// reciprocal_float
module reciprocal_float(
    input clk, rst,
    input start,
    input [31:0] x,
    output [31:0] out,
    output done, zero_flag
);
Settings: LEC_CHECK=0, ABC_AREA=1, CAP_MARGIN=40, CORE_MARGIN=2, CORE_UTILIZATION=71, CTS_CLUSTER_DIAMETER=226, CTS_CLUSTER_SIZE=72, HOLD_SLACK_MARGIN=0.29, PLACE_DENSITY=0.64, SLEW_MARGIN=20; clock period 4.0 ns.
run.sh (not shown) runs the stock make flow with config.mk's settings and CLKGATE_MAP_FILE=.
The first run produced a layout that fails on setup timing.
Edit:
Settings changed: CAP_MARGIN 40 to 20, CORE_ASPECT_RATIO set to 1.31, CORE_UTILIZATION 71 to 64, CTS_CLUSTER_DIAMETER 226 to not set, CTS_CLUSTER_SIZE 72 to not set, HOLD_SLACK_MARGIN 0.29 to not set, PLACE_DENSITY 0.64 to not set.
Clock period 4.0 ns to 3.82 ns, I/O delays scaled along.
Effect: The new run completed and failed the layout checks on setup timing; cell count rises by 6.3%; routed wire length rises by 1.7%; worst setup slack degrades by 0.17 ns; global-route usage falls by 1.0 points; hold slack is about the same; via count rises by 0.83%; non-clock buffer count rises by 105.
Edit:
Settings changed: ABC_AREA 1 to not set, CORE_ASPECT_RATIO 1.31 to not set, CORE_UTILIZATION 64 to 44.
Clock period 3.82 ns to 6.16 ns, I/O delays scaled along.
This time the run went through all stages and came out clean. Non-clock buffer count is lower by 184. Count of clock-buffer cells in the layout does not change. Routed wire length is lower by 30%. Cell area is lower by 17%. Combinational power is lower by 75%. Via count is lower by 31%.
Edit:
Settings changed: CORE_UTILIZATION 44 to 64, CTS_CLUSTER_DIAMETER set to 356, CTS_CLUSTER_SIZE set to 98, PLACE_DENSITY set to 0.41, TNS_END_PERCENT set to 30.
=> Routed wire length is lower by a few percent; register-to-register slack improved by 0.03 ns; power is higher by a few percent; synthesized area does not change; worst setup slack improved by 0.033 ns; sequential cell count does not change; final area is lower slightly; utilization is higher by 23 points; clock power is higher by roughly a tenth; clock-buffer cell count is lower by 1; synthesized cell count is unchanged.

========
reciprocal_float again, from the RTL that the note above started with.
export LEC_CHECK = 0
export CAP_MARGIN = 25
export CELL_PAD_IN_SITES_GLOBAL_PLACEMENT = 1
export CORE_ASPECT_RATIO = 0.7
export CORE_MARGIN = 2
export CORE_UTILIZATION = 40
export GPL_ROUTABILITY_DRIVEN = 0
export MAX_ROUTING_LAYER = met4
export MIN_ROUTING_LAYER = met2
export SLEW_MARGIN = 20
create_clock -name core_clock -period 11.0 [get_ports {clk}]
Edit:
CAP_MARGIN = 20   (was 25)
CELL_PAD_IN_SITES_GLOBAL_PLACEMENT = not set   (was 1)
CORE_ASPECT_RATIO = 0.5   (was 0.7)
CORE_MARGIN = 6   (was 2)
CTS_CLUSTER_DIAMETER = 22   (was not set)
CTS_CLUSTER_SIZE = 12   (was not set)
GPL_ROUTABILITY_DRIVEN = not set   (was 0)
MAX_ROUTING_LAYER = not set   (was met4)
MIN_ROUTING_LAYER = not set   (was met2)
TNS_END_PERCENT = 100   (was not set)
Clock-buffer cell count stays the same.
Sequential power fell slightly.
Final cell count fell slightly.
Edit:
CAP_MARGIN = 25   (was 20)
CELL_PAD_IN_SITES_GLOBAL_PLACEMENT = 3   (was not set)
CORE_ASPECT_RATIO = 0.7   (was 0.5)
CORE_MARGIN = 2   (was 6)
CTS_CLUSTER_DIAMETER = not set   (was 22)
CTS_CLUSTER_SIZE = not set   (was 12)
GPL_ROUTABILITY_DRIVEN = 0   (was not set)
MAX_ROUTING_LAYER = met4   (was not set)
MIN_ROUTING_LAYER = met2   (was not set)
SETUP_SLACK_MARGIN = -0.57   (was not set)
SLEW_MARGIN = 25   (was 20)
TNS_END_PERCENT = not set   (was 100)
Via count rises by well over a third.
Clock-buffer cell count falls by 1.
Synthesized cell count does not change.
Edit:
CAP_MARGIN = 20   (was 25)
CELL_PAD_IN_SITES_GLOBAL_PLACEMENT = not set   (was 3)
CORE_ASPECT_RATIO = not set   (was 0.7)
GPL_ROUTABILITY_DRIVEN = not set   (was 0)
MAX_ROUTING_LAYER = not set   (was met4)
MIN_ROUTING_LAYER = not set   (was met2)
SETUP_SLACK_MARGIN = not set   (was -0.57)
SLEW_MARGIN = 20   (was 25)
clock period = 3.62 ns   (was 11.0 ns; I/O delays follow)
Outcome: The changed run completed and failed the layout checks on negative setup slack; cell area rose by 40%; total power grows to 3.5 times its value; routed wire length goes up by 0.59%; die area stays flat.
Edit:
ABC_AREA = 1   (was not set)
CORE_UTILIZATION = 72   (was 40)
clock period = 2.0 ns   (was 3.62 ns; I/O delays follow)
What happened:
- This time the run did not get past 3_5_place_dp (DPL-0038)
- synthesized area went up by 2.8%
- synthesized cell count rose by 37%
- die size came out lower by 42%
Edit:
ABC_AREA = not set   (was 1)
CORE_UTILIZATION = 40   (was 72)
clock period = 6.48 ns   (was 2.0 ns; I/O delays follow)
Effect: The changed run passed the timing, design-rule and antenna checks. Die size grows by 72%. Synthesized cell count shrinks by 27%. Synthesized area shrinks by 2.7%.

========
reciprocal_float again, from the RTL that the note above started with.
clock: 3.82 ns
lec_check: 0
abc_area: 1
cap_margin: 20
core_margin: 2
core_utilization: 66
place_density: 0.37
slew_margin: 20
The baseline did not get past global routing (5_1_grt) (GRT-0232).
Next try:
- ABC_AREA: 1 -> not set
- CORE_UTILIZATION: 66 -> 65
- PLACE_DENSITY: 0.37 -> not set
- clock period: 3.82 -> 5.16 ns (I/O delays scaled with it)
Effect: Now the flow reached the layout checks and failed them: negative setup slack. Die size fell by 1.2%. Area after synthesis fell by 2.7%. Synthesized cell count fell by 27%.
Next try:
- CORE_UTILIZATION: 65 -> 68
- CTS_CLUSTER_DIAMETER: not set -> 38
- clock period: 5.16 -> 7.8 ns (I/O delays scaled with it)
Effect: This time the run passed the timing, design-rule and antenna checks. Core utilization drops by 4.5 points. Worst setup slack gains 1.4 ns. Routed wire length drops by 8.2%.
Next try:
- CORE_UTILIZATION: 68 -> 65
- CTS_CLUSTER_DIAMETER: 38 -> not set
- clock period: 7.8 -> 5.14 ns (I/O delays scaled with it)
What happened: Now the flow completed, yet does not pass: negative setup slack. Sequential power goes up by about 50%. Global-route usage climbs by 2.2 points. Clock skew hardly moves.
Power and IR drop assume default switching activity.
